--- design/flow/config.mk ---
export PLATFORM = sky130hd
export DESIGN_NAME = CPUTop
export DESIGN_NICKNAME = CPUTop
export VERILOG_FILES = /design/flow/design.v
export SDC_FILE = /design/flow/constraint.sdc
export NUM_CORES = 4
export LEC_CHECK = 0
export CAP_MARGIN = 20
export CORE_MARGIN = 2
export CORE_UTILIZATION = 72
export CTS_CLUSTER_SIZE = 55
export PLACE_DENSITY_LB_ADDON = 0.18
export SLEW_MARGIN = 20
--- design/flow/constraint.sdc ---
create_clock -name core_clock -period 13.8 [get_ports {clock}]
set_input_delay 2.7600 -clock core_clock [delete_from_list [all_inputs] [get_ports {clock}]]
set_output_delay 2.7600 -clock core_clock [all_outputs]
set_load 0.01 [all_outputs]
--- design/flow/design.v ---
module ControlUnit(
  input  [5:0] io_opcode,
  output       io_output0,
  output       io_output1,
  output       io_output2,
  output       io_output3,
  output       io_output4,
  output       io_output5
);
  assign io_output0 = io_opcode[0];
  assign io_output1 = io_opcode[1];
  assign io_output2 = io_opcode[2];
  assign io_output3 = io_opcode[3];
  assign io_output4 = io_opcode[4];
  assign io_output5 = io_opcode[5];
endmodule
module ALU(
  input  [5:0]  io_sel,
  input  [31:0] io_oper1,
  input  [31:0] io_oper2,
  output reg        io_comparisonResult,
  output reg [31:0] io_result
);
  wire [63:0] product = io_oper1 * io_oper2;
  always @(*) begin
    io_result = 32'h0;
    io_comparisonResult = 1'b0;
    case (io_sel)
      6'b010000: io_result = io_oper1 + io_oper2;           
      6'b010001: io_result = io_oper1 + io_oper2;           
      6'b010010: io_result = io_oper1 - io_oper2;           
      6'b100000: io_result = product[31:0];                 
      6'b000100: io_comparisonResult = 1'b1;                
      6'b000101: io_comparisonResult = io_oper1 == io_oper2;  
      6'b000110: io_comparisonResult = io_oper1 < io_oper2;   
      6'b001000: io_result = io_oper2;                      
      6'b001001: io_result = io_oper1;                      
      6'b001010: io_result = io_oper1;                      
      default: ;
    endcase
  end
endmodule
module RegisterFile(
  input         clock,
  input  [4:0]  io_aSel,
  input  [4:0]  io_bSel,
  input  [31:0] io_writeData,
  input  [4:0]  io_writeSel,
  input         io_writeEnable,
  output [31:0] io_a,
  output [31:0] io_b
);
  reg [31:0] regs [0:31];
  always @(posedge clock) begin
    if (io_writeEnable) begin
      regs[io_writeSel] <= io_writeData;
    end
  end
  assign io_a = regs[io_aSel];
  assign io_b = regs[io_bSel];
endmodule
module ProgramCounter(
  input         clock,
  input         reset,
  input         io_stop,
  input         io_jump,
  input         io_run,
  input  [15:0] io_programCounterJump,
  output [15:0] io_programCounter
);
  reg  [15:0] countReg;
  wire [15:0] adderOutput = countReg + 16'h1;
  wire        stopped = io_stop | ~io_run;
  assign io_programCounter = countReg;
  always @(posedge clock) begin
    if (reset) begin
      countReg <= 16'h0;
    end else if (!stopped) begin
      if (io_jump) begin
        countReg <= io_programCounterJump;
      end else begin
        countReg <= adderOutput;
      end
    end
  end
endmodule
module CPUTop(
  input         clock,
  input         reset,
  input         run,
  output        done,
  output [15:0] imem_addr,
  input  [31:0] imem_rdata,
  output [15:0] dmem_addr,
  input  [31:0] dmem_rdata,
  output        dmem_we,
  output [31:0] dmem_wdata
);
  wire [15:0] pc;
  wire [31:0] instruction = imem_rdata;
  wire [5:0]  opcode = instruction[31:26];
  wire [15:0] data = instruction[15:0];
  wire cu0, cu1, cu2, cu3, cu4, cu5;
  wire [31:0] regA, regB, aluResult;
  wire        cmp;
  wire isSD  = opcode == 6'b001001;
  wire isLD  = opcode == 6'b001010;
  wire isEND = opcode == 6'b111111;
  wire isImm = (opcode == 6'b010000) | (opcode == 6'b001000);
  ControlUnit controlUnit(
    .io_opcode(opcode),
    .io_output0(cu0), .io_output1(cu1), .io_output2(cu2),
    .io_output3(cu3), .io_output4(cu4), .io_output5(cu5)
  );
  wire swapSel = cu2 | isSD;
  wire [4:0] aSel = swapSel ? instruction[25:21] : instruction[20:16];
  wire [4:0] bSel = swapSel ? instruction[20:16] : instruction[15:11];
  wire active = run & ~reset;
  wire regWE = active & (isLD | ((cu5 | cu4 | cu3) & ~isSD & ~isEND));
  wire [31:0] regWD = (isSD | isLD) ? dmem_rdata : aluResult;
  RegisterFile registerFile(
    .clock(clock),
    .io_aSel(aSel), .io_bSel(bSel),
    .io_writeData(regWD), .io_writeSel(instruction[25:21]),
    .io_writeEnable(regWE),
    .io_a(regA), .io_b(regB)
  );
  ALU alu(
    .io_sel(opcode),
    .io_oper1(regA),
    .io_oper2(isImm ? {16'h0, data} : regB),
    .io_comparisonResult(cmp),
    .io_result(aluResult)
  );
  ProgramCounter programCounter(
    .clock(clock), .reset(reset),
    .io_stop(isEND),
    .io_jump(cu2 & cmp),
    .io_run(run),
    .io_programCounterJump(data),
    .io_programCounter(pc)
  );
  assign imem_addr  = pc;
  assign dmem_addr  = isLD ? regA[15:0] : regB[15:0];
  assign dmem_we    = active & isSD;
  assign dmem_wdata = aluResult;
  assign done       = ~run | isEND;
endmodule
--- design/flow/run.sh ---
#!/bin/bash
# the make line also repeats each setting of config.mk as NAME=value (left out here)
make -C /OpenROAD-flow-scripts/flow DESIGN_CONFIG=/design/flow/config.mk WORK_HOME=/design/flow/orfs CLKGATE_MAP_FILE= finish
==> summary.rpt, run 1 <==
RUN METRICS
----------------------------------------------------
[Status]
  Outcome ........................ aborted with a tool error
  Stage reached ........................ 5_1_grt
  First Error ........................ [ERROR GRT-0232] Routing congestion too high. Check the congestion heatmap in the GUI.

[Synth]
  Cell types with the highest counts after synthesis ........................ nand2_1 (1603), edfxtp_1 (1024), inv_1 (511), nor2_1 (488), fa_1 (410)
  Area share of xor/xnor cells in the synthesized design ........................ 1.10%
  Mux cell area share after synthesis ........................ 3.78%
  Syn nets ........................ 7864
  Library cell occupying the most area in the post-synthesis netlist ........................ edfxtp_1
  Distinct lib cells used ........................ 103
  Per-instance average area after synthesis ........................ 9.95 um2
  Warnings from Yosys ........................ 3
  Netlist Area Pre-Place ........................ 71600 um2
  Sequential fraction of the synthesis area ........................ 43.4%
  Cell count after synthesis ........................ 7199
  Synthesized-area fraction occupied by ao, oa, aoi and oai cells ........................ 12.4%
  Main logic family after synthesis ........................ simple AND/OR/NAND/NOR gates
  Area share of the largest cell type after synthesis ........................ 42.9%
  Count leader, synth ........................ nand2_1
  Top_reg_cell synth ........................ edfxtp_1
  Number of flip-flops and latches in the synthesized netlist ........................ 1040
  Number of enable-type register cells in the synthesized netlist ........................ 1024
  Synth area leaders ........................ edfxtp_1 (43%), fa_1 (11%), nand2_1 (8.4%)
  Adders+Majority by Area ........................ 14.7%
  Chip area from the yosys synthesis statistics ........................ 71600 um2
  Simple-gate share of the synthesized area ........................ 18.1%
  Async set-reset flop share out of synthesis ........................ 0%
  Yosys cell count ........................ 7199

[Clock network]
  CTS Hold Buffers Added ........................ 0
  Clock sinks ........................ 1040
  CTS Root Buffer Type ........................ clkbuf_16
  Maximum level of the CTS H-tree ........................ 3
  Number of buffers on the longest clock path ........................ 3
  Number of clock buffers inserted by TritonCTS ........................ 103

[Placed design]
  Dpl cells ........................ 9176
  Port Buf Inserts ........................ 132
  Estimated wirelength of the detail-placed design ........................ 218 mm
  Final GP Congestion ........................ 1.12

[Floorplanning]
  DIE AREA ........................ 102000 um2
  Area of the core region ........................ 98600 um2
  Horiz. Die Dim ........................ 319 um
  Site row count ........................ 115
  Pre-Place Util ........................ 72.7%
  Number of top-level pins ........................ 133
  Die height ........................ 319 um

[Global route]
  GRT Residual Overflow ........................ 545
  Total routing usage reported by global routing ........................ 87.0%

----------------------------------------------------
-- stage by stage --
stage	worst slack (ns)	TNS (ns)	area (um2)	hold WS, ns	utilization (%)
4_1_cts	-1.52	-15.87	88800	0.512	90.1
3_5_place_dp	-2.60	-56.77	82500	0.502	83.7
3_3_place_gp	-2.47	-44.78	82500	0.480	83.7
2_1_floorplan	-0.782	-3.35	72500	0.512	-
-- per-layer routing --
| layer | global-route usage, % | GRT overflow |
|---|---|---|
| met5 | 56.3 | 3 |
| met4 | 86.3 | 188 |
| met3 | 77.8 | 54 |
| met2 | 97.5 | 249 |
| met1 | 87.0 | 51 |
-- repair_timing --
item / 4_1_cts
setup buffers: 113
setup endpoints to repair: 25
pin swaps: 141
resized: 531
cloned: 15
==> run 2, diff against run 1 <==
ABC_AREA = 1   (was unset)
CORE_UTILIZATION = 66   (was 72)
CTS_CLUSTER_SIZE = unset   (was 55)
PLACE_DENSITY_LB_ADDON = unset   (was 0.18)
clock period = 13.1 ns   (was 13.8 ns; I/O delays follow)
==> run 2 against run 1 <==
- the flow again stops in 5_1_grt
- synthesized area up 2.0%
- synthesized cell count is 20% higher
- die size grew 11%
==> summary.rpt, run 2 <==
RUN METRICS
----------------------------------------------------
[Status]
  Outcome ........................ aborted with a tool error (unchanged)
  Stage reached ........................ 5_1_grt (unchanged)

[Floorplanning]
  DIE AREA ........................ 113000 um2 (was 102000 um2)
  Site row count ........................ 122 (was 115)
  Number of top-level pins ........................ 133 (unchanged)
  Horiz. Die Dim ........................ 337 um (was 319 um)
  Die height ........................ 337 um (was 319 um)
  Area of the core region ........................ 110000 um2 (was 98600 um2)
  Pre-Place Util ........................ 66.3% (was 72.7%)

[Synth]
  Library cell occupying the most area in the post-synthesis netlist ........................ edfxtp_1 (unchanged)
  Number of enable-type register cells in the synthesized netlist ........................ 1024 (unchanged)
  Synth area leaders ........................ edfxtp_1 (42%), nand2_1 (14%), nand3_1 (14%) (was edfxtp_1 (43%), fa_1 (11%), nand2_1 (8.4%))
  Cell count after synthesis ........................ 8662 (was 7199)
  Yosys cell count ........................ 8662 (was 7199)
  Async set-reset flop share out of synthesis ........................ 0% (unchanged)
  Distinct lib cells used ........................ 58 (was 103)
  Number of flip-flops and latches in the synthesized netlist ........................ 1040 (unchanged)
  Count leader, synth ........................ nand2_1 (unchanged)
  Cell types with the highest counts after synthesis ........................ nand2_1 (2662), nand3_1 (1975), edfxtp_1 (1024), inv_1 (711), nor2_1 (474) (was nand2_1 (1603), edfxtp_1 (1024), inv_1 (511), nor2_1 (488), fa_1 (410))
  Syn nets ........................ 9327 (was 7864)
  Area share of xor/xnor cells in the synthesized design ........................ 0.431% (was 1.10%)
  Per-instance average area after synthesis ........................ 8.44 um2 (was 9.95 um2)
  Synthesized-area fraction occupied by ao, oa, aoi and oai cells ........................ 3.92% (was 12.4%)
  Top_reg_cell synth ........................ edfxtp_1 (unchanged)
  Area share of the largest cell type after synthesis ........................ 42.1% (was 42.9%)
  Netlist Area Pre-Place ........................ 73100 um2 (was 71600 um2)
  Simple-gate share of the synthesized area ........................ 30.5% (was 18.1%)
  Warnings from Yosys ........................ 3 (unchanged)
  Mux cell area share after synthesis ........................ 0% (was 3.78%)
  Adders+Majority by Area ........................ 14.4% (was 14.7%)
  Sequential fraction of the synthesis area ........................ 42.5% (was 43.4%)
  Main logic family after synthesis ........................ simple AND/OR/NAND/NOR gates (unchanged)
  Chip area from the yosys synthesis statistics ........................ 73100 um2 (was 71600 um2)

[Placed design]
  Setup slack at placement ........................ -2.20 ns (was -2.60 ns)
  Placed Area ........................ 82100 um2 (was 82500 um2)
  Final GP Congestion ........................ 1.11 (was 1.12)
  Port Buf Inserts ........................ 132 (unchanged)
  Estimated wirelength of the detail-placed design ........................ 213 mm (was 218 mm)

[Clock network]
  CTS Root Buffer Type ........................ clkbuf_16 (unchanged)
  Number of buffers on the longest clock path ........................ 3 (unchanged)
  Clock sinks ........................ 1040 (unchanged)
  Number of clock buffers inserted by TritonCTS ........................ 104 (was 103)
  CTS Hold Buffers Added ........................ 0 (unchanged)
  Maximum level of the CTS H-tree ........................ 3 (unchanged)

----------------------------------------------------
[run 2: through the flow]
step / TNS (ns) / hold WS (ns) / std cells
floorplan: 0 / 0.518 / 8662
global placement: -36.16 / 0.499 / 10700
detailed placement: -38.75 / 0.503 / 10700
CTS: -10.88 / 0.533 / 11100
[run 2: repair_timing]
action,CTS
setup endpoints to repair,25
gates resized,797
gates cloned,60
pin swaps,161
buffers inserted,221
==> run 3, diff against run 2 <==
ABC_AREA = 0   (was 1)
CORE_UTILIZATION = 71   (was 66)
CTS_CLUSTER_SIZE = 59   (was unset)
HOLD_SLACK_MARGIN = -0.09   (was unset)
PLACE_DENSITY_LB_ADDON = 0.21   (was unset)
SETUP_SLACK_MARGIN = 2.56   (was unset)
clock period = 14.6 ns   (was 13.1 ns; I/O delays follow)
==> run 3 against run 2 <==
- die size is 8.8% lower
- the run again fails in 5_1_grt
- synthesized area is 2.0% lower
- synthesized cell count is 17% lower
==> summary.rpt, run 3 <==
RUN METRICS
----------------------------------------------------
[Status]
  Outcome ........................ aborted with a tool error (unchanged)
  Stage reached ........................ 5_1_grt (unchanged)
  First Error ........................ [ERROR GRT-0232] Routing congestion too high. Check the congestion heatmap in the GUI.

[Synth]
  Area share of xor/xnor cells in the synthesized design ........................ 1.10% (was 0.431%)
  Syn nets ........................ 7864 (was 9327)
  Async set-reset flop share out of synthesis ........................ 0% (unchanged)
  Chip area from the yosys synthesis statistics ........................ 71600 um2 (was 73100 um2)
  Simple-gate share of the synthesized area ........................ 18.1% (was 30.5%)
  Synthesized-area fraction occupied by ao, oa, aoi and oai cells ........................ 12.4% (was 3.92%)
  Mux cell area share after synthesis ........................ 3.78% (was 0%)
  Cell types with the highest counts after synthesis ........................ nand2_1 (1603), edfxtp_1 (1024), inv_1 (511), nor2_1 (488), fa_1 (410) (was nand2_1 (2662), nand3_1 (1975), edfxtp_1 (1024), inv_1 (711), nor2_1 (474))
  Area share of the largest cell type after synthesis ........................ 42.9% (was 42.1%)
  Adders+Majority by Area ........................ 14.7% (was 14.4%)
  Sequential fraction of the synthesis area ........................ 43.4% (was 42.5%)
  Main logic family after synthesis ........................ simple AND/OR/NAND/NOR gates (unchanged)
  Cell count after synthesis ........................ 7199 (was 8662)
  Top_reg_cell synth ........................ edfxtp_1 (unchanged)
  Number of flip-flops and latches in the synthesized netlist ........................ 1040 (unchanged)
  Count leader, synth ........................ nand2_1 (unchanged)
  Yosys cell count ........................ 7199 (was 8662)
  Warnings from Yosys ........................ 3 (unchanged)
  Netlist Area Pre-Place ........................ 71600 um2 (was 73100 um2)
  Synth area leaders ........................ edfxtp_1 (43%), fa_1 (11%), nand2_1 (8.4%) (was edfxtp_1 (42%), nand2_1 (14%), nand3_1 (14%))
  Per-instance average area after synthesis ........................ 9.95 um2 (was 8.44 um2)
  Library cell occupying the most area in the post-synthesis netlist ........................ edfxtp_1 (unchanged)
  Number of enable-type register cells in the synthesized netlist ........................ 1024 (unchanged)
  Distinct lib cells used ........................ 103 (was 58)

[Floorplanning]
  DIE AREA ........................ 103000 um2 (was 113000 um2)
  Horiz. Die Dim ........................ 322 um (was 337 um)
  Number of top-level pins ........................ 133 (unchanged)
  Area of the core region ........................ 100000 um2 (was 110000 um2)
  Pre-Place Util ........................ 71.6% (was 66.3%)
  Site row count ........................ 116 (was 122)
  Die height ........................ 322 um (was 337 um)

[Clock network]
  Number of buffers on the longest clock path ........................ 3 (unchanged)
  CTS Hold Buffers Added ........................ 0 (unchanged)
  Maximum level of the CTS H-tree ........................ 3 (unchanged)
  CTS Root Buffer Type ........................ clkbuf_16 (unchanged)
  Number of clock buffers inserted by TritonCTS ........................ 102 (was 104)
  Clock sinks ........................ 1040 (unchanged)

[Global route]
  GRT Residual Overflow ........................ 5
  Total routing usage reported by global routing ........................ 80.0%

[Placed design]
  Final GP Congestion ........................ 1.15 (was 1.11)
  Port Buf Inserts ........................ 132 (unchanged)
  Estimated wirelength of the detail-placed design ........................ 215 mm (was 213 mm)

----------------------------------------------------
[run 3: timing repair]
action	4_1_cts
setup buffers	126
endpoints found under the setup margin	672
gates cloned	16
gates resized	543
pin swaps	159
[run 3: stage by stage]
step	cells	cell area, um2	setup slack [ns]
4_1_cts	9437	88100	-0.983
3_5_place_dp	9109	81600	-2.24
2_1_floorplan	7199	72900	-0.236
3_3_place_gp	9109	81600	-2.01
[run 3: per-layer routing]
metal / GRT usage [%] / overflow
met5: 42.0 / 0
met2: 93.4 / 1
met3: 68.2 / 0
met4: 78.8 / 4
met1: 80.2 / 0
==> run 4, diff against run 3 <==
ABC_AREA = 1   (was 0)
CELL_PAD_IN_SITES_GLOBAL_PLACEMENT = 0   (was unset)
CORE_ASPECT_RATIO = 0.84   (was unset)
CORE_UTILIZATION = 70   (was 71)
CTS_CLUSTER_DIAMETER = 322   (was unset)
CTS_CLUSTER_SIZE = 62   (was 59)
GPL_ROUTABILITY_DRIVEN = 0   (was unset)
HOLD_SLACK_MARGIN = 0.3   (was -0.09)
PLACE_DENSITY_LB_ADDON = 0.01   (was 0.21)
SETUP_SLACK_MARGIN = 2.79   (was 2.56)
TNS_END_PERCENT = 85   (was unset)
clock period = 14.4 ns   (was 14.6 ns; I/O delays follow)
==> run 4 against run 3 <==
- the flow again stops in 5_1_grt
- synthesized cell count is 20% higher
- synthesized area increased by 2.0%
- die size grew 3.5%
==> summary.rpt, run 4 <==
RUN METRICS
----------------------------------------------------
[Global route]
  GRT Residual Overflow ........................ 1
  Total routing usage reported by global routing ........................ 63.9%

[Synth]
  Async set-reset flop share out of synthesis ........................ 0% (unchanged)
  Area share of the largest cell type after synthesis ........................ 42.1% (was 42.9%)
  Number of flip-flops and latches in the synthesized netlist ........................ 1040 (unchanged)
  Library cell occupying the most area in the post-synthesis netlist ........................ edfxtp_1 (unchanged)
  Per-instance average area after synthesis ........................ 8.44 um2 (was 9.95 um2)
  Synthesized-area fraction occupied by ao, oa, aoi and oai cells ........................ 3.92% (was 12.4%)
  Sequential fraction of the synthesis area ........................ 42.5% (was 43.4%)
  Distinct lib cells used ........................ 58 (was 103)
  Cell count after synthesis ........................ 8662 (was 7199)
  Simple-gate share of the synthesized area ........................ 30.5% (was 18.1%)
  Mux cell area share after synthesis ........................ 0% (was 3.78%)
  Warnings from Yosys ........................ 3 (unchanged)
  Adders+Majority by Area ........................ 14.4% (was 14.7%)
  Number of enable-type register cells in the synthesized netlist ........................ 1024 (unchanged)
  Top_reg_cell synth ........................ edfxtp_1 (unchanged)
  Cell types with the highest counts after synthesis ........................ nand2_1 (2662), nand3_1 (1975), edfxtp_1 (1024), inv_1 (711), nor2_1 (474) (was nand2_1 (1603), edfxtp_1 (1024), inv_1 (511), nor2_1 (488), fa_1 (410))
  Yosys cell count ........................ 8662 (was 7199)
  Area share of xor/xnor cells in the synthesized design ........................ 0.431% (was 1.10%)
  Netlist Area Pre-Place ........................ 73100 um2 (was 71600 um2)
  Syn nets ........................ 9327 (was 7864)
  Synth area leaders ........................ edfxtp_1 (42%), nand2_1 (14%), nand3_1 (14%) (was edfxtp_1 (43%), fa_1 (11%), nand2_1 (8.4%))
  Count leader, synth ........................ nand2_1 (unchanged)
  Chip area from the yosys synthesis statistics ........................ 73100 um2 (was 71600 um2)
  Main logic family after synthesis ........................ simple AND/OR/NAND/NOR gates (unchanged)

[Floorplanning]
  Number of top-level pins ........................ 133 (unchanged)
  Site row count ........................ 108 (was 116)
  Pre-Place Util ........................ 70.7% (was 71.6%)
  Area of the core region ........................ 103000 um2 (was 100000 um2)
  Die height ........................ 300 um (was 322 um)
  Horiz. Die Dim ........................ 357 um (was 322 um)
  DIE AREA ........................ 107000 um2 (was 103000 um2)

[Status]
  Outcome ........................ aborted with a tool error (unchanged)
  Stage reached ........................ 5_1_grt (unchanged)
  First Error ........................ [ERROR GRT-0232] Routing congestion too high. Check the congestion heatmap in the GUI. (unchanged)

[Placed design]
  Port Buf Inserts ........................ 132 (unchanged)
  Dpl cells ........................ 10500 (was 9109)
  Estimated wirelength of the detail-placed design ........................ 205 mm (was 215 mm)

[Clock network]
  Clock sinks ........................ 1040 (unchanged)
  Number of buffers on the longest clock path ........................ 3 (unchanged)
  Maximum level of the CTS H-tree ........................ 1 (was 3)
  CTS Root Buffer Type ........................ clkbuf_16 (unchanged)
  CTS Hold Buffers Added ........................ 0 (unchanged)
  Number of clock buffers inserted by TritonCTS ........................ 20 (was 102)

----------------------------------------------------
## run 4: metal layers
metal / overflow / global-route usage [%]
met4: 0 / 51.4
met5: 0 / 21.2
met1: 1 / 72.0
met2: 0 / 80.0
met3: 0 / 44.4
## run 4: timing repair
item	4_1_cts
setup endpoints to repair	701
pin swaps	231
gates resized	871
cloned	39
endpoints found under the hold margin	0
buffers inserted	168
## run 4: metrics by stage
step / hold WS, ns / TNS [ns] / instance area [um2] / setup WS, ns
2_1_floorplan: 0.518 / 0 / 74000 / 1.08
3_3_place_gp: 0.491 / -21.77 / 81700 / -1.60
3_5_place_dp: 0.523 / -23.15 / 81700 / -1.71
4_1_cts: 0.553 / -0.0784 / 87700 / -0.0636
==> run 5, diff against run 4 <==
CAP_MARGIN = 5   (was 20)
CELL_PAD_IN_SITES_GLOBAL_PLACEMENT = unset   (was 0)
CORE_ASPECT_RATIO = 1.45   (was 0.84)
CORE_UTILIZATION = 54   (was 70)
CTS_CLUSTER_DIAMETER = unset   (was 322)
CTS_CLUSTER_SIZE = unset   (was 62)
GPL_TIMING_DRIVEN = 0   (was unset)
HOLD_SLACK_MARGIN = 0.15   (was 0.3)
MAX_ROUTING_LAYER = met4   (was unset)
MIN_ROUTING_LAYER = met2   (was unset)
PLACE_DENSITY_LB_ADDON = unset   (was 0.01)
SETUP_SLACK_MARGIN = 0.77   (was 2.79)
SLEW_MARGIN = 15   (was 20)
TNS_END_PERCENT = 95   (was 85)
clock period = 17.5 ns   (was 14.4 ns; I/O delays follow)
==> run 5 against run 4 <==
- synthesized cell count did not move
- the run again fails in 5_1_grt
- die size grew 29%
- synthesized area stayed put
==> summary.rpt, run 5 <==
RUN METRICS
----------------------------------------------------
[Floorplanning]
  Site row count ........................ 162 (was 108)
  Number of top-level pins ........................ 133 (unchanged)
  Area of the core region ........................ 134000 um2 (was 103000 um2)
  DIE AREA ........................ 138000 um2 (was 107000 um2)
  Die height ........................ 447 um (was 300 um)
  Horiz. Die Dim ........................ 310 um (was 357 um)
  Pre-Place Util ........................ 54.4% (was 70.7%)

[Status]
  Outcome ........................ aborted with a tool error (unchanged)
  Stage reached ........................ 5_1_grt (unchanged)
  First Error ........................ [ERROR GRT-0116] Global routing finished with congestion. Check the congestion regions in the DRC Viewer. (was [ERROR GRT-0232] Routing congestion too high. Check the congestion heatmap in the GUI.)

[Synth]
  Number of enable-type register cells in the synthesized netlist ........................ 1024 (unchanged)
  Warnings from Yosys ........................ 3 (unchanged)
  Cell count after synthesis ........................ 8662 (unchanged)
  Area share of xor/xnor cells in the synthesized design ........................ 0.431% (unchanged)
  Area share of the largest cell type after synthesis ........................ 42.1% (unchanged)
  Mux cell area share after synthesis ........................ 0% (unchanged)
  Sequential fraction of the synthesis area ........................ 42.5% (unchanged)
  Per-instance average area after synthesis ........................ 8.44 um2 (unchanged)
  Simple-gate share of the synthesized area ........................ 30.5% (unchanged)
  Distinct lib cells used ........................ 58 (unchanged)
  Yosys cell count ........................ 8662 (unchanged)
  Main logic family after synthesis ........................ simple AND/OR/NAND/NOR gates (unchanged)
  Syn nets ........................ 9327 (unchanged)
  Count leader, synth ........................ nand2_1 (unchanged)
  Chip area from the yosys synthesis statistics ........................ 73100 um2 (unchanged)
  Adders+Majority by Area ........................ 14.4% (unchanged)
  Number of flip-flops and latches in the synthesized netlist ........................ 1040 (unchanged)
  Async set-reset flop share out of synthesis ........................ 0% (unchanged)
  Synthesized-area fraction occupied by ao, oa, aoi and oai cells ........................ 3.92% (unchanged)
  Cell types with the highest counts after synthesis ........................ nand2_1 (2662), nand3_1 (1975), edfxtp_1 (1024), inv_1 (711), nor2_1 (474) (unchanged)
  Netlist Area Pre-Place ........................ 73100 um2 (unchanged)
  Library cell occupying the most area in the post-synthesis netlist ........................ edfxtp_1 (unchanged)
  Top_reg_cell synth ........................ edfxtp_1 (unchanged)
  Synth area leaders ........................ edfxtp_1 (42%), nand2_1 (14%), nand3_1 (14%) (unchanged)

[Placed design]
  Setup slack at placement ........................ -4.36 ns (was -1.71 ns)
  Estimated wirelength of the detail-placed design ........................ 317 mm (was 205 mm)
  Port Buf Inserts ........................ 131 (was 132)
  Placed Area ........................ 78900 um2 (was 81700 um2)

[Clock network]
  CTS Root Buffer Type ........................ clkbuf_16 (unchanged)
  Clock sinks ........................ 1040 (unchanged)
  Number of clock buffers inserted by TritonCTS ........................ 98 (was 20)
  Maximum level of the CTS H-tree ........................ 3 (was 1)
  Number of buffers on the longest clock path ........................ 3 (unchanged)

[Global route]
  Total routing usage reported by global routing ........................ 104%
  GRT Residual Overflow ........................ 6935

----------------------------------------------------
==> run 5: metal layers <==
layer,global-route usage (%),GRT overflow
met3,109,3339
met2,104,2614
met5,-,-
met4,95.7,982
met1,-,-
==> run 5: through the flow <==
stage          setup TNS (ns)  utilization, %  instances
3_3_place_gp          -523.93            57.1      10600
4_1_cts                     0            64.2      11000
2_1_floorplan               0               -       8662
3_5_place_dp          -400.60            58.7      10700
==> run 5: what timing repair did <==
action,CTS
setup buffers,90
gates cloned,2
resized,995
pin swaps,31
setup endpoints to repair,506
hold buffers,0
==> run 6, diff against run 5 <==
CAP_MARGIN = 40   (was 5)
CORE_ASPECT_RATIO = 1.21   (was 1.45)
MAX_ROUTING_LAYER = unset   (was met4)
==> run 6 against run 5 <==
- the flow again stops in 5_1_grt
- synthesized cell count stayed put
- die size is essentially flat
- synthesized area stayed put
==> summary.rpt, run 6 <==
RUN METRICS
----------------------------------------------------
[Clock network]
  CTS Root Buffer Type ........................ clkbuf_16 (unchanged)
  Clock sinks ........................ 1040 (unchanged)
  Number of clock buffers inserted by TritonCTS ........................ 104 (was 98)
  Maximum level of the CTS H-tree ........................ 3 (unchanged)
  Number of buffers on the longest clock path ........................ 3 (unchanged)

[Synth]
  Synthesized-area fraction occupied by ao, oa, aoi and oai cells ........................ 3.92% (unchanged)
  Area share of the largest cell type after synthesis ........................ 42.1% (unchanged)
  Cell types with the highest counts after synthesis ........................ nand2_1 (2662), nand3_1 (1975), edfxtp_1 (1024), inv_1 (711), nor2_1 (474) (unchanged)
  Count leader, synth ........................ nand2_1 (unchanged)
  Sequential fraction of the synthesis area ........................ 42.5% (unchanged)
  Async set-reset flop share out of synthesis ........................ 0% (unchanged)
  Cell count after synthesis ........................ 8662 (unchanged)
  Area share of xor/xnor cells in the synthesized design ........................ 0.431% (unchanged)
  Top_reg_cell synth ........................ edfxtp_1 (unchanged)
  Distinct lib cells used ........................ 58 (unchanged)
  Simple-gate share of the synthesized area ........................ 30.5% (unchanged)
  Per-instance average area after synthesis ........................ 8.44 um2 (unchanged)
  Mux cell area share after synthesis ........................ 0% (unchanged)
  Main logic family after synthesis ........................ simple AND/OR/NAND/NOR gates (unchanged)
  Number of enable-type register cells in the synthesized netlist ........................ 1024 (unchanged)
  Yosys cell count ........................ 8662 (unchanged)
  Netlist Area Pre-Place ........................ 73100 um2 (unchanged)
  Warnings from Yosys ........................ 3 (unchanged)
  Number of flip-flops and latches in the synthesized netlist ........................ 1040 (unchanged)
  Library cell occupying the most area in the post-synthesis netlist ........................ edfxtp_1 (unchanged)
  Adders+Majority by Area ........................ 14.4% (unchanged)
  Syn nets ........................ 9327 (unchanged)
  Chip area from the yosys synthesis statistics ........................ 73100 um2 (unchanged)
  Synth area leaders ........................ edfxtp_1 (42%), nand2_1 (14%), nand3_1 (14%) (unchanged)

[Status]
  First Error ........................ [ERROR GRT-0116] Global routing finished with congestion. Check the congestion regions in the DRC Viewer. (unchanged)
  Outcome ........................ aborted with a tool error (unchanged)
  Stage reached ........................ 5_1_grt (unchanged)

[Floorplanning]
  Pre-Place Util ........................ 54.4% (about the same)
  Area of the core region ........................ 134000 um2 (about the same)
  Die height ........................ 409 um (was 447 um)
  Number of top-level pins ........................ 133 (unchanged)
  Site row count ........................ 148 (was 162)
  DIE AREA ........................ 138000 um2 (about the same)
  Horiz. Die Dim ........................ 338 um (was 310 um)

[Global route]
  Total routing usage reported by global routing ........................ 98.8%
  GRT Residual Overflow ........................ 4430

[Placed design]
  Placed Area ........................ 79900 um2 (was 78900 um2)
  Estimated wirelength of the detail-placed design ........................ 311 mm (was 317 mm)
  Port Buf Inserts ........................ 131 (unchanged)

----------------------------------------------------
==> run 6: layer usage <==
metal  GRT usage, %  overflow
met1              -         -
met3            103      2111
met4           93.0       764
met5           89.5       263
met2           98.9      1292
==> run 6: what timing repair did <==
item | CTS
setup endpoints to repair | 25
gates resized | 881
pin swaps | 32
cloned | 2
hold buffers | 0
setup buffers | 93
==> run 6: through the flow <==
stage               instances  setup WS, ns
floorplan                8662          2.32
global placement        10600         -4.06
detailed placement      10800         -2.82
CTS                     11000         0.551
==> run 7, diff against run 6 <==
ABC_AREA = unset   (was 1)
CAP_MARGIN = 20   (was 40)
CORE_ASPECT_RATIO = unset   (was 1.21)
CORE_UTILIZATION = 57   (was 54)
CTS_CLUSTER_DIAMETER = 28   (was unset)
CTS_CLUSTER_SIZE = 61   (was unset)
GPL_ROUTABILITY_DRIVEN = unset   (was 0)
GPL_TIMING_DRIVEN = unset   (was 0)
HOLD_SLACK_MARGIN = unset   (was 0.15)
MIN_ROUTING_LAYER = unset   (was met2)
SETUP_SLACK_MARGIN = unset   (was 0.77)
SLEW_MARGIN = 20   (was 15)
TNS_END_PERCENT = 50   (was 95)
clock period = 9.57 ns   (was 17.5 ns; I/O delays follow)
==> run 7 against run 6 <==
- now fails the layout checks on negative setup slack
- die size shrank 7.1%
- synthesized cell count is 17% lower
- synthesized area fell by 2.0%
==> summary.rpt, run 7 <==
RUN METRICS
----------------------------------------------------
[Global route]
  Global-route wire length before repair ........................ 474 mm
  Antenna violations before repair ........................ 16
  Pin count of the biggest net entering global routing ........................ 70
  Via count of the first global-routing pass ........................ 68600
  GRT Residual Overflow ........................ 0
  Total routing usage reported by global routing ........................ 51.8%

[Synth]
  Netlist Area Pre-Place ........................ 71600 um2 (was 73100 um2)
  Per-instance average area after synthesis ........................ 9.95 um2 (was 8.44 um2)
  Async set-reset flop share out of synthesis ........................ 0% (unchanged)
  Number of flip-flops and latches in the synthesized netlist ........................ 1040 (unchanged)
  Warnings from Yosys ........................ 3 (unchanged)
  Main logic family after synthesis ........................ simple AND/OR/NAND/NOR gates (unchanged)
  Cell types with the highest counts after synthesis ........................ nand2_1 (1603), edfxtp_1 (1024), inv_1 (511), nor2_1 (488), fa_1 (410) (was nand2_1 (2662), nand3_1 (1975), edfxtp_1 (1024), inv_1 (711), nor2_1 (474))
  Synthesized-area fraction occupied by ao, oa, aoi and oai cells ........................ 12.4% (was 3.92%)
  Syn nets ........................ 7864 (was 9327)
  Simple-gate share of the synthesized area ........................ 18.1% (was 30.5%)
  Sequential fraction of the synthesis area ........................ 43.4% (was 42.5%)
  Count leader, synth ........................ nand2_1 (unchanged)
  Top_reg_cell synth ........................ edfxtp_1 (unchanged)
  Mux cell area share after synthesis ........................ 3.78% (was 0%)
  Number of enable-type register cells in the synthesized netlist ........................ 1024 (unchanged)
  Adders+Majority by Area ........................ 14.7% (was 14.4%)
  Yosys cell count ........................ 7199 (was 8662)
  Library cell occupying the most area in the post-synthesis netlist ........................ edfxtp_1 (unchanged)
  Cell count after synthesis ........................ 7199 (was 8662)
  Chip area from the yosys synthesis statistics ........................ 71600 um2 (was 73100 um2)
  Distinct lib cells used ........................ 103 (was 58)
  Area share of the largest cell type after synthesis ........................ 42.9% (was 42.1%)
  Area share of xor/xnor cells in the synthesized design ........................ 1.10% (was 0.431%)
  Synth area leaders ........................ edfxtp_1 (43%), fa_1 (11%), nand2_1 (8.4%) (was edfxtp_1 (42%), nand2_1 (14%), nand3_1 (14%))

[STA]
  Period Utilization, post-route ........................ 143%
  Worst Tran Pin Value ........................ 1.16 ns
  Final worst-path setup slack ........................ -4.12 ns
  Setup violators final ........................ 767
  Number of failing hold endpoints at the final stage ........................ 0
  Max Transition Viols Final ........................ 0
  Minimum clock period ........................ 13.69 ns
  Setup_tns ........................ -993.34 ns
  Relative slew slack ........................ 22.8%
  Hold_ws ........................ 0.528 ns
  Unrepaired setup endpoints after global routing ........................ yes
  Fin Clk Skew ........................ 0.0754 ns
  Max Clock Freq ........................ 73.0 MHz

[Floorplanning]
  DIE AREA ........................ 129000 um2 (was 138000 um2)
  Die height ........................ 359 um (was 409 um)
  Pre-Place Util ........................ 57.2% (was 54.4%)
  Site row count ........................ 130 (was 148)
  Area of the core region ........................ 125000 um2 (was 134000 um2)
  Number of top-level pins ........................ 133 (unchanged)
  Horiz. Die Dim ........................ 359 um (was 338 um)

[Worst setup path]
  Sum of buffers and inverters on the critical path ........................ 13
  Instance count on the critical path ........................ 42
  Top cell family by delay on the critical path ........................ adder cells
  Cell type of the slowest stage on the worst timing path ........................ fa_1
  Timing startpoint of the critical path ........................ imem_rdata[29]
  Worst R2R Path Depth ........................ 39
  Worst setup slack for register-to-register paths ........................ -0.26 ns
  Data required time of the critical path ........................ 7.66 ns
  Critical path class ........................ primary input to output pin
  Critical path's most frequent cell ........................ fa_1
  Worst endpoint data arrival time ........................ 11.78 ns
  Startpoint type of the worst setup path ........................ primary input
  Worst R2R End ........................ registerFile.regs[19][30]
  Type of destination of the critical path ........................ output pin
  Slowest cell delay on critical path ........................ 0.56 ns
  Maximum fanout encountered on the critical timing path ........................ 9
  Start of the worst register-to-register path ........................ registerFile.regs[5][4]
  Setup crit end ........................ dmem_wdata[30]

[Drt]
  Routed via count divided by cell count ........................ 6.78
  Via count ........................ 71300
  Total length of routed wires ........................ 339 mm
  Wire length per cell after detailed routing ........................ 32.2 um
  Number of nets with antenna violations after detailed routing ........................ 0
  DRC errors left ........................ 0
  Top sig layer ........................ met5
  Number of design-rule violations left by the first detailed-router iteration ........................ 12300
  Total iterations of the first detailed-routing run ........................ 8
  Routed wl met3 ........................ 53.1 mm
  M1 wire length ........................ 110 mm
  Routed wire length on met2 ........................ 140 mm

[Status]
  Set of violated layout checks .......................... negative setup slack
  Outcome ........................ failed layout checks (was aborted with a tool error)

[Clock network]
  Insertion delay of the later-clocked pin in the worst-skew pair ........................ 0.88 ns
  Number of clock buffers inserted by TritonCTS ........................ 240 (was 104)
  CTS Root Buffer Type ........................ clkbuf_16 (unchanged)
  Clk slew on worst S/H paths ........................ 0.04 ns
  Number of buffers on the longest clock path ........................ 3 (unchanged)
  Maximum level of the CTS H-tree ........................ 4 (was 3)
  Clock sinks ........................ 1040 (unchanged)
  Clock tree from TritonCTS ........................ yes

[Hold path]
  Path type of the worst min-delay path ........................ flip-flop to flip-flop
  Hold Path Stages ........................ 2
  Hold wc startpoint ........................ programCounter.countReg[0]
  Worst hold endpoint ........................ programCounter.countReg[0]

[Placed design]
  Placed Area ........................ 86000 um2 (was 79900 um2)
  Setup slack at placement ........................ -5.15 ns (was -2.82 ns)
  Port Buf Inserts ........................ 132 (was 131)
  Final GP Congestion ........................ 1.04
  Estimated wirelength of the detail-placed design ........................ 229 mm (was 311 mm)

[Job]
  Max-cap viol count ........................ 0
  Warning total across the stage logs ........................ 63

[Finish]
  Post-route cell area ........................ 98600 um2
  Synthesis-to-layout area growth ........................ 37.6%
  Core utilization of the finished layout ........................ 78.7%
  Net total in the final layout ........................ 9320

----------------------------------------------------
run 7: area by class of cell:
class / count / area (um2)
Multi-Input combinational cell: 5121 / 38700
Sequential cell: 1040 / 31100
Fill cell: 7878 / 26700
Timing Repair Buffer: 1720 / 16000
Clock buffer: 263 / 6130
Clock inverter: 190 / 2520
Tap cell: 1650 / 2060
Inverter: 532 / 2060
Antenna cell: 10 / 25.0
run 7: layer usage:
metal / up-vias / track usage, %
li1: 28600 / -
met4: 14 / 41.5
met3: 2021 / 19.6
met2: 6689 / 74.5
met5: - / 1.11
met1: 34000 / 62.2
run 7: per-stage QoR:
stage	cells
after floorplan	7199
after global placement	9904
after detailed placement	9905
after CTS	10500
after global routing	10500
final	10500
run 7: repair_timing:
action / CTS / global route
hold buffers: 0 / 0
cloned: 8 / 8
gates resized: 432 / 207
setup buffers: 102 / 50
pin swaps: 124 / 115
endpoints found under the setup margin: 814 / 802
==> run 8, diff against run 7 <==
CORE_UTILIZATION = 40   (was 57)
CTS_CLUSTER_DIAMETER = unset   (was 28)
CTS_CLUSTER_SIZE = unset   (was 61)
TNS_END_PERCENT = unset   (was 50)
clock period = 17.4 ns   (was 9.57 ns; I/O delays follow)
==> run 8 against run 7 <==
- the run now finishes clean
- synthesized cell count is the same
- largest cell class unchanged
- wire length is 1.4% lower
- flip-flop count unchanged
- non-clock buffer count fell by 472
- highest routed layer unchanged
- global-route usage is 16 points lower
- final area decreased by 10%
- die size is 42% higher
- sequential share of layout area up 3.6 points
==> summary.rpt, run 8 <==
RUN METRICS
----------------------------------------------------
[Worst setup path]
  Maximum fanout encountered on the critical timing path ........................ 33 (was 9)
  Slowest cell delay on critical path ........................ 0.69 ns (was 0.56 ns)
  Instance count on the critical path ........................ 37 (was 42)
  Worst R2R End ........................ registerFile.regs[2][31] (was registerFile.regs[19][30])
  Setup crit end ........................ dmem_wdata[31] (was dmem_wdata[30])
  Sum of buffers and inverters on the critical path ........................ 11 (was 13)
  Cell type of the slowest stage on the worst timing path ........................ clkdlybuf4s50_1 (was fa_1)
  Critical path class ........................ primary input to output pin (unchanged)
  Worst R2R Path Depth ........................ 38 (was 39)
  Worst setup slack for register-to-register paths ........................ 7.51 ns (was -0.26 ns)
  Worst endpoint data arrival time ........................ 13.72 ns (was 11.78 ns)
  Critical path's most frequent cell ........................ fa_1 (unchanged)
  Data required time of the critical path ........................ 13.92 ns (was 7.66 ns)
  Type of destination of the critical path ........................ output pin (unchanged)
  Start of the worst register-to-register path ........................ registerFile.regs[28][2] (was registerFile.regs[5][4])
  Timing startpoint of the critical path ........................ imem_rdata[11] (was imem_rdata[29])
  Top cell family by delay on the critical path ........................ adder cells (unchanged)
  Startpoint type of the worst setup path ........................ primary input (unchanged)

[STA]
  Setup violators final ........................ 0 (was 767)
  Unrepaired setup endpoints after global routing ........................ yes (unchanged)
  Minimum clock period ........................ 17.20 ns
  Max Clock Freq ........................ 58.1 MHz
  Fin Clk Skew ........................ 0.0630 ns (was 0.0754 ns)
  Period Utilization, post-route ........................ 98.9% (was 143%)
  Max Transition Viols Final ........................ 0 (unchanged)
  Hold_ws ........................ 0.519 ns (was 0.528 ns)
  Final worst-path setup slack ........................ 0.195 ns (was -4.12 ns)
  Worst Tran Pin Value ........................ 1.19 ns (was 1.16 ns)
  Number of failing hold endpoints at the final stage ........................ 0 (unchanged)
  Relative slew slack ........................ 20.0% (was 22.8%)

[Synth]
  Warnings from Yosys ........................ 3 (unchanged)
  Synthesized-area fraction occupied by ao, oa, aoi and oai cells ........................ 12.4% (unchanged)
  Async set-reset flop share out of synthesis ........................ 0% (unchanged)
  Yosys cell count ........................ 7199 (unchanged)
  Synth area leaders ........................ edfxtp_1 (43%), fa_1 (11%), nand2_1 (8.4%) (unchanged)
  Number of enable-type register cells in the synthesized netlist ........................ 1024 (unchanged)
  Chip area from the yosys synthesis statistics ........................ 71600 um2 (unchanged)
  Area share of the largest cell type after synthesis ........................ 42.9% (unchanged)
  Sequential fraction of the synthesis area ........................ 43.4% (unchanged)
  Netlist Area Pre-Place ........................ 71600 um2 (unchanged)
  Count leader, synth ........................ nand2_1 (unchanged)
  Cell types with the highest counts after synthesis ........................ nand2_1 (1603), edfxtp_1 (1024), inv_1 (511), nor2_1 (488), fa_1 (410) (unchanged)
  Library cell occupying the most area in the post-synthesis netlist ........................ edfxtp_1 (unchanged)
  Mux cell area share after synthesis ........................ 3.78% (unchanged)
  Distinct lib cells used ........................ 103 (unchanged)
  Area share of xor/xnor cells in the synthesized design ........................ 1.10% (unchanged)
  Per-instance average area after synthesis ........................ 9.95 um2 (unchanged)
  Adders+Majority by Area ........................ 14.7% (unchanged)
  Syn nets ........................ 7864 (unchanged)
  Top_reg_cell synth ........................ edfxtp_1 (unchanged)
  Main logic family after synthesis ........................ simple AND/OR/NAND/NOR gates (unchanged)
  Number of flip-flops and latches in the synthesized netlist ........................ 1040 (unchanged)
  Cell count after synthesis ........................ 7199 (unchanged)
  Simple-gate share of the synthesized area ........................ 18.1% (unchanged)

[Clock network]
  Maximum level of the CTS H-tree ........................ 3 (was 4)
  Clock sinks ........................ 1040 (unchanged)
  Number of buffers on the longest clock path ........................ 3 (unchanged)
  Number of clock buffers inserted by TritonCTS ........................ 110 (was 240)
  CTS Hold Buffers Added ........................ 0 (unchanged)
  Insertion delay of the later-clocked pin in the worst-skew pair ........................ 0.78 ns (was 0.88 ns)
  Clk slew on worst S/H paths ........................ 0.07 ns (was 0.04 ns)
  CTS Root Buffer Type ........................ clkbuf_16 (unchanged)
  Clock tree from TritonCTS ........................ yes (unchanged)

[Placed design]
  Port Buf Inserts ........................ 132 (unchanged)
  Estimated wirelength of the detail-placed design ........................ 235 mm (was 229 mm)
  Setup slack at placement ........................ -1.53 ns (was -5.15 ns)
  Final GP Congestion ........................ 1.04 (about the same)
  Placed Area ........................ 82900 um2 (was 86000 um2)

[Drt]
  Wire length per cell after detailed routing ........................ 31.9 um (was 32.2 um)
  Total length of routed wires ........................ 335 mm (was 339 mm)
  Number of nets with antenna violations after detailed routing ........................ 0 (unchanged)
  Number of design-rule violations left by the first detailed-router iteration ........................ 10200 (was 12300)
  Routed via count divided by cell count ........................ 6.28 (was 6.78)
  DRC errors left ........................ 0 (unchanged)
  Via count ........................ 66000 (was 71300)
  Total iterations of the first detailed-routing run ........................ 8 (unchanged)

[Global route]
  Antenna violations before repair ........................ 18 (was 16)
  Pin count of the biggest net entering global routing ........................ 64 (was 70)
  Global-route wire length before repair ........................ 465 mm (was 474 mm)
  GRT Residual Overflow ........................ 0 (unchanged)
  Via count of the first global-routing pass ........................ 63400 (was 68600)
  Total routing usage reported by global routing ........................ 35.8% (was 51.8%)

[Status]
  Outcome ........................ no timing/DRC/antenna violations (was failed layout checks)

[Hold path]
  Worst hold endpoint ........................ programCounter.countReg[15] (was programCounter.countReg[0])
  Hold wc startpoint ........................ programCounter.countReg[15] (was programCounter.countReg[0])
  Path type of the worst min-delay path ........................ flip-flop to flip-flop (unchanged)
  Hold Path Stages ........................ 2 (unchanged)

[Finish]
  Post-route cell area ........................ 88600 um2 (was 98600 um2)
  Number of fillers in the final layout ........................ 16100 (was 7878)
  Flip-flop and latch area ........................ 31100 um2 (unchanged)
  Synthesis-to-layout area growth ........................ 23.6% (was 37.6%)
  Combined area of the multi-input logic cells ........................ 37500 um2 (was 38700 um2)
  Net total in the final layout ........................ 8722 (was 9320)
  Core utilization of the finished layout ........................ 49.7% (was 78.7%)

[Floorplanning]
  DIE AREA ........................ 182000 um2 (was 129000 um2)
  Site row count ........................ 155 (was 130)
  Area of the core region ........................ 178000 um2 (was 125000 um2)
  Pre-Place Util ........................ 40.2% (was 57.2%)
  Horiz. Die Dim ........................ 427 um (was 359 um)
  Die height ........................ 427 um (was 359 um)
  Number of top-level pins ........................ 133 (unchanged)

[Job]
  Warning total across the stage logs ........................ 60 (was 63)
  Max-cap viol count ........................ 0 (unchanged)

----------------------------------------------------
==> run 8: layout make-up <==
class                      count  area share, %
antenna                        3        0.00848
clock buffer                 141           3.29
clock inverter                57          0.558
inverter                     532           2.28
multi-input combinational   5125           42.3
sequential                  1040           35.1
tap                         2355           3.33
timing repair buffer        1248           13.2
==> run 8: metal layers <==
metal | share of wire (%) | track usage, %
met1 | 36 | 45.1
met4 | 8.0 | 23.0
met3 | 13 | 8.94
met5 | 0.094 | 0
met2 | 43 | 54.8
==> run 8: timing repair <==
action,4_1_cts,5_1_grt
pin swaps,36,62
setup buffers,30,37
cloned,11,3
resized,180,152
endpoints found under the setup margin,14,12
==> run 8: metrics by stage <==
stage          setup TNS, ns  std cells
5_1_grt               -0.394      10500
2_1_floorplan              0       7199
6_report                   0      10500
3_3_place_gp          -11.12      10200
3_5_place_dp           -9.06      10200
4_1_cts              -0.0407      10500
==> run 9, diff against run 8 <==
CTS_CLUSTER_DIAMETER = 364   (was unset)
CTS_CLUSTER_SIZE = 15   (was unset)
SETUP_SLACK_MARGIN = -1.13   (was unset)
clock period = 17.5 ns   (was 17.4 ns; I/O delays follow)
==> run 9 against run 8 <==
- global-route usage shrank 0.56 points
- critical path depth grew 7
- register-to-register slack lost 0.28 ns
- highest routed layer unchanged
- via count shrank 2.0%
- die size is the same
- worst setup slack lost 1.0 ns
- the layout now fails its checks (negative setup slack)
- core utilization shrank 1.8 points
==> summary.rpt, run 9 <==
RUN METRICS
----------------------------------------------------
[Status]
  Outcome ........................ failed layout checks (was no timing/DRC/antenna violations)
  Set of violated layout checks .......................... negative setup slack

[Drt]
  Wire length per cell after detailed routing ........................ 32.0 um (was 31.9 um)
  Number of design-rule violations left by the first detailed-router iteration ........................ 9999 (was 10200)
  Routed wl met3 ........................ 39.8 mm (was 42.7 mm)
  Total length of routed wires ........................ 329 mm (was 335 mm)
  DRC errors left ........................ 0 (unchanged)
  Top sig layer ........................ met5 (unchanged)
  Routed wire length on met2 ........................ 144 mm (was 145 mm)
  Via count ........................ 64600 (was 66000)
  Number of nets with antenna violations after detailed routing ........................ 0 (unchanged)
  M1 wire length ........................ 120 mm (was 119 mm)
  Routed via count divided by cell count ........................ 6.28 (about the same)
  Total iterations of the first detailed-routing run ........................ 10 (was 8)

[Placed design]
  Port Buf Inserts ........................ 132 (unchanged)
  Dpl cells ........................ 10200 (about the same)
  Placed Area ........................ 82900 um2 (about the same)
  Setup slack at placement ........................ -1.24 ns (was -1.53 ns)
  Final GP Congestion ........................ 0.994 (was 1.04)
  Estimated wirelength of the detail-placed design ........................ 234 mm (was 235 mm)

[Synth]
  Syn nets ........................ 7864 (unchanged)
  Cell types with the highest counts after synthesis ........................ nand2_1 (1603), edfxtp_1 (1024), inv_1 (511), nor2_1 (488), fa_1 (410) (unchanged)
  Mux cell area share after synthesis ........................ 3.78% (unchanged)
  Async set-reset flop share out of synthesis ........................ 0% (unchanged)
  Netlist Area Pre-Place ........................ 71600 um2 (unchanged)
  Main logic family after synthesis ........................ simple AND/OR/NAND/NOR gates (unchanged)
  Chip area from the yosys synthesis statistics ........................ 71600 um2 (unchanged)
  Top_reg_cell synth ........................ edfxtp_1 (unchanged)
  Library cell occupying the most area in the post-synthesis netlist ........................ edfxtp_1 (unchanged)
  Per-instance average area after synthesis ........................ 9.95 um2 (unchanged)
  Count leader, synth ........................ nand2_1 (unchanged)
  Simple-gate share of the synthesized area ........................ 18.1% (unchanged)
  Synth area leaders ........................ edfxtp_1 (43%), fa_1 (11%), nand2_1 (8.4%) (unchanged)
  Number of flip-flops and latches in the synthesized netlist ........................ 1040 (unchanged)
  Distinct lib cells used ........................ 103 (unchanged)
  Cell count after synthesis ........................ 7199 (unchanged)
  Warnings from Yosys ........................ 3 (unchanged)
  Sequential fraction of the synthesis area ........................ 43.4% (unchanged)
  Synthesized-area fraction occupied by ao, oa, aoi and oai cells ........................ 12.4% (unchanged)
  Area share of the largest cell type after synthesis ........................ 42.9% (unchanged)
  Area share of xor/xnor cells in the synthesized design ........................ 1.10% (unchanged)
  Yosys cell count ........................ 7199 (unchanged)
  Adders+Majority by Area ........................ 14.7% (unchanged)
  Number of enable-type register cells in the synthesized netlist ........................ 1024 (unchanged)

[Worst setup path]
  Worst R2R Path Depth ........................ 39 (was 38)
  Worst R2R End ........................ registerFile.regs[23][30] (was registerFile.regs[2][31])
  Worst setup slack for register-to-register paths ........................ 7.23 ns (was 7.51 ns)
  Maximum fanout encountered on the critical timing path ........................ 27 (was 33)
  Critical path class ........................ primary input to output pin (unchanged)
  Cell type of the slowest stage on the worst timing path ........................ clkdlybuf4s50_1 (unchanged)
  Worst endpoint data arrival time ........................ 14.82 ns (was 13.72 ns)
  Top cell family by delay on the critical path ........................ adder cells (unchanged)
  Critical path's most frequent cell ........................ fa_1 (unchanged)
  Setup crit end ........................ dmem_wdata[31] (unchanged)
  Timing startpoint of the critical path ........................ imem_rdata[30] (was imem_rdata[11])
  Startpoint type of the worst setup path ........................ primary input (unchanged)
  Sum of buffers and inverters on the critical path ........................ 14 (was 11)
  Data required time of the critical path ........................ 14.00 ns (was 13.92 ns)
  Type of destination of the critical path ........................ output pin (unchanged)
  Instance count on the critical path ........................ 44 (was 37)
  Start of the worst register-to-register path ........................ registerFile.regs[17][7] (was registerFile.regs[28][2])
  Slowest cell delay on critical path ........................ 0.58 ns (was 0.69 ns)

[Floorplanning]
  Site row count ........................ 155 (unchanged)
  DIE AREA ........................ 182000 um2 (unchanged)
  Area of the core region ........................ 178000 um2 (unchanged)
  Die height ........................ 427 um (unchanged)
  Number of top-level pins ........................ 133 (unchanged)
  Pre-Place Util ........................ 40.2% (unchanged)
  Horiz. Die Dim ........................ 427 um (unchanged)

[Hold path]
  Path type of the worst min-delay path ........................ flip-flop to flip-flop (unchanged)
  Hold Path Stages ........................ 2 (unchanged)
  Worst hold endpoint ........................ programCounter.countReg[0] (was programCounter.countReg[15])
  Hold wc startpoint ........................ programCounter.countReg[0] (was programCounter.countReg[15])

[STA]
  Worst Tran Pin Value ........................ 1.27 ns (was 1.19 ns)
  Setup violators final ........................ 11 (was 0)
  Final worst-path setup slack ........................ -0.821 ns (was 0.195 ns)
  Hold_ws ........................ 0.513 ns (was 0.519 ns)
  Minimum clock period ........................ 18.32 ns
  Setup_tns ........................ -4.95 ns (was 0 ns)
  Max Transition Viols Final ........................ 0 (unchanged)
  Number of failing hold endpoints at the final stage ........................ 0 (unchanged)
  Period Utilization, post-route ........................ 105% (was 98.9%)
  Max Clock Freq ........................ 54.6 MHz
  Relative slew slack ........................ 15.3% (was 20.0%)
  Fin Clk Skew ........................ 0.0565 ns (was 0.0630 ns)

[Global route]
  Via count of the first global-routing pass ........................ 62100 (was 63400)
  Antenna violations before repair ........................ 17 (was 18)
  Global-route wire length before repair ........................ 459 mm (was 465 mm)
  Pin count of the biggest net entering global routing ........................ 88 (was 64)
  Total routing usage reported by global routing ........................ 35.2% (was 35.8%)
  GRT Residual Overflow ........................ 0 (unchanged)

[Clock network]
  Insertion delay of the later-clocked pin in the worst-skew pair ........................ 0.73 ns (was 0.78 ns)
  Number of buffers on the longest clock path ........................ 3 (unchanged)
  Number of clock buffers inserted by TritonCTS ........................ 79 (was 110)
  Clk slew on worst S/H paths ........................ 0.08 ns (was 0.07 ns)
  Clock tree from TritonCTS ........................ yes (unchanged)
  Clock sinks ........................ 1040 (unchanged)
  CTS Root Buffer Type ........................ clkbuf_16 (unchanged)
  Maximum level of the CTS H-tree ........................ 3 (unchanged)

[Finish]
  Post-route cell area ........................ 85300 um2 (was 88600 um2)
  Net total in the final layout ........................ 8592 (was 8722)
  Number of standard cells in the final layout excluding fillers ........................ 10300 (was 10500)
  Synthesis-to-layout area growth ........................ 19.0% (was 23.6%)
  Core utilization of the finished layout ........................ 47.9% (was 49.7%)

[Job]
  Warning total across the stage logs ........................ 58 (was 60)
  Max-cap viol count ........................ 0 (unchanged)

----------------------------------------------------
[run 9: timing repair]
action                     in CTS  in global routing
pin swaps                       2                  8
hold buffers                    0                  0
buffers inserted                5                 10
gates resized                   8                 24
setup endpoints to repair       1                  4
cloned                          2                  3
[run 9: area by class of cell]
type / count / area (um2)
Clock inverter: 4 / 56.3
Tap cell: 2355 / 2950
Antenna cell: 10 / 25.0
Inverter: 532 / 2000
Fill cell: 16300 / 92900
Timing Repair Buffer: 1152 / 10500
Clock buffer: 85 / 2020
Sequential cell: 1040 / 31100
Multi-Input combinational cell: 5122 / 36600
[run 9: metal layers]
metal,GRT usage [%],vias to the layer above
li1,-,26900
met1,45.0,31900
met2,54.2,4812
met3,8.17,1003
met4,21.8,8
met5,0,-
==> run 10, diff against run 9 <==
ABC_AREA = 1   (was unset)
CORE_ASPECT_RATIO = 0.5   (was unset)
CORE_UTILIZATION = 69   (was 40)
CTS_CLUSTER_DIAMETER = 362   (was 364)
CTS_CLUSTER_SIZE = 100   (was 15)
PLACE_DENSITY = 0.36   (was unset)
SETUP_SLACK_MARGIN = unset   (was -1.13)
clock period = 10.4 ns   (was 17.5 ns; I/O delays follow)
==> run 10 against run 9 <==
- the run now fails in 5_1_grt
- die size decreased by 40%
- synthesized cell count grew 20%
- synthesized area grew 2.0%
==> summary.rpt, run 10 <==
RUN METRICS
----------------------------------------------------
[Status]
  Outcome ........................ aborted with a tool error (was failed layout checks)
  Stage reached ........................ 5_1_grt
  First Error ........................ [ERROR GRT-0232] Routing congestion too high. Check the congestion heatmap in the GUI.

[Synth]
  Main logic family after synthesis ........................ simple AND/OR/NAND/NOR gates (unchanged)
  Chip area from the yosys synthesis statistics ........................ 73100 um2 (was 71600 um2)
  Count leader, synth ........................ nand2_1 (unchanged)
  Synth area leaders ........................ edfxtp_1 (42%), nand2_1 (14%), nand3_1 (14%) (was edfxtp_1 (43%), fa_1 (11%), nand2_1 (8.4%))
  Area share of xor/xnor cells in the synthesized design ........................ 0.431% (was 1.10%)
  Per-instance average area after synthesis ........................ 8.44 um2 (was 9.95 um2)
  Netlist Area Pre-Place ........................ 73100 um2 (was 71600 um2)
  Distinct lib cells used ........................ 58 (was 103)
  Library cell occupying the most area in the post-synthesis netlist ........................ edfxtp_1 (unchanged)
  Area share of the largest cell type after synthesis ........................ 42.1% (was 42.9%)
  Mux cell area share after synthesis ........................ 0% (was 3.78%)
  Yosys cell count ........................ 8662 (was 7199)
  Cell count after synthesis ........................ 8662 (was 7199)
  Syn nets ........................ 9327 (was 7864)
  Top_reg_cell synth ........................ edfxtp_1 (unchanged)
  Cell types with the highest counts after synthesis ........................ nand2_1 (2662), nand3_1 (1975), edfxtp_1 (1024), inv_1 (711), nor2_1 (474) (was nand2_1 (1603), edfxtp_1 (1024), inv_1 (511), nor2_1 (488), fa_1 (410))
  Number of flip-flops and latches in the synthesized netlist ........................ 1040 (unchanged)
  Warnings from Yosys ........................ 3 (unchanged)
  Adders+Majority by Area ........................ 14.4% (was 14.7%)
  Sequential fraction of the synthesis area ........................ 42.5% (was 43.4%)
  Async set-reset flop share out of synthesis ........................ 0% (unchanged)
  Simple-gate share of the synthesized area ........................ 30.5% (was 18.1%)
  Number of enable-type register cells in the synthesized netlist ........................ 1024 (unchanged)
  Synthesized-area fraction occupied by ao, oa, aoi and oai cells ........................ 3.92% (was 12.4%)

[Floorplanning]
  Pre-Place Util ........................ 69.6% (was 40.2%)
  Site row count ........................ 84 (was 155)
  Horiz. Die Dim ........................ 464 um (was 427 um)
  DIE AREA ........................ 109000 um2 (was 182000 um2)
  Area of the core region ........................ 105000 um2 (was 178000 um2)
  Die height ........................ 234 um (was 427 um)
  Number of top-level pins ........................ 133 (unchanged)

[Clock network]
  Number of buffers on the longest clock path ........................ 3 (unchanged)
  Clock sinks ........................ 1040 (unchanged)
  CTS Root Buffer Type ........................ clkbuf_16 (unchanged)
  CTS Hold Buffers Added ........................ 0 (unchanged)
  Maximum level of the CTS H-tree ........................ 1 (was 3)
  Number of clock buffers inserted by TritonCTS ........................ 14 (was 79)

[Global route]
  Total routing usage reported by global routing ........................ 85.3%
  GRT Residual Overflow ........................ 340

[Placed design]
  Final GP Congestion ........................ 1.12 (was 0.994)
  Setup slack at placement ........................ -4.47 ns (was -1.24 ns)
  Placed Area ........................ 84100 um2 (was 82900 um2)
  Estimated wirelength of the detail-placed design ........................ 206 mm (was 234 mm)
  Port Buf Inserts ........................ 132 (unchanged)

----------------------------------------------------
==> run 10: routing by layer <==
layer / GRT usage [%] / GRT overflow
met1: 83.4 / 26
met2: 96.6 / 154
met3: 78.3 / 31
met4: 83.1 / 120
met5: 63.2 / 9
==> run 10: per-stage QoR <==
stage          setup TNS (ns)  hold slack, ns  instances
4_1_cts                -58.65           0.538      11100
2_1_floorplan          -16.93           0.518       8662
3_5_place_dp         -1191.34           0.510      10800
3_3_place_gp         -1062.45           0.497      10800
==> run 10: repair_timing <==
action,4_1_cts
buffers inserted,240
pin swaps,220
gates cloned,60
endpoints found under the setup margin,733
resized,930
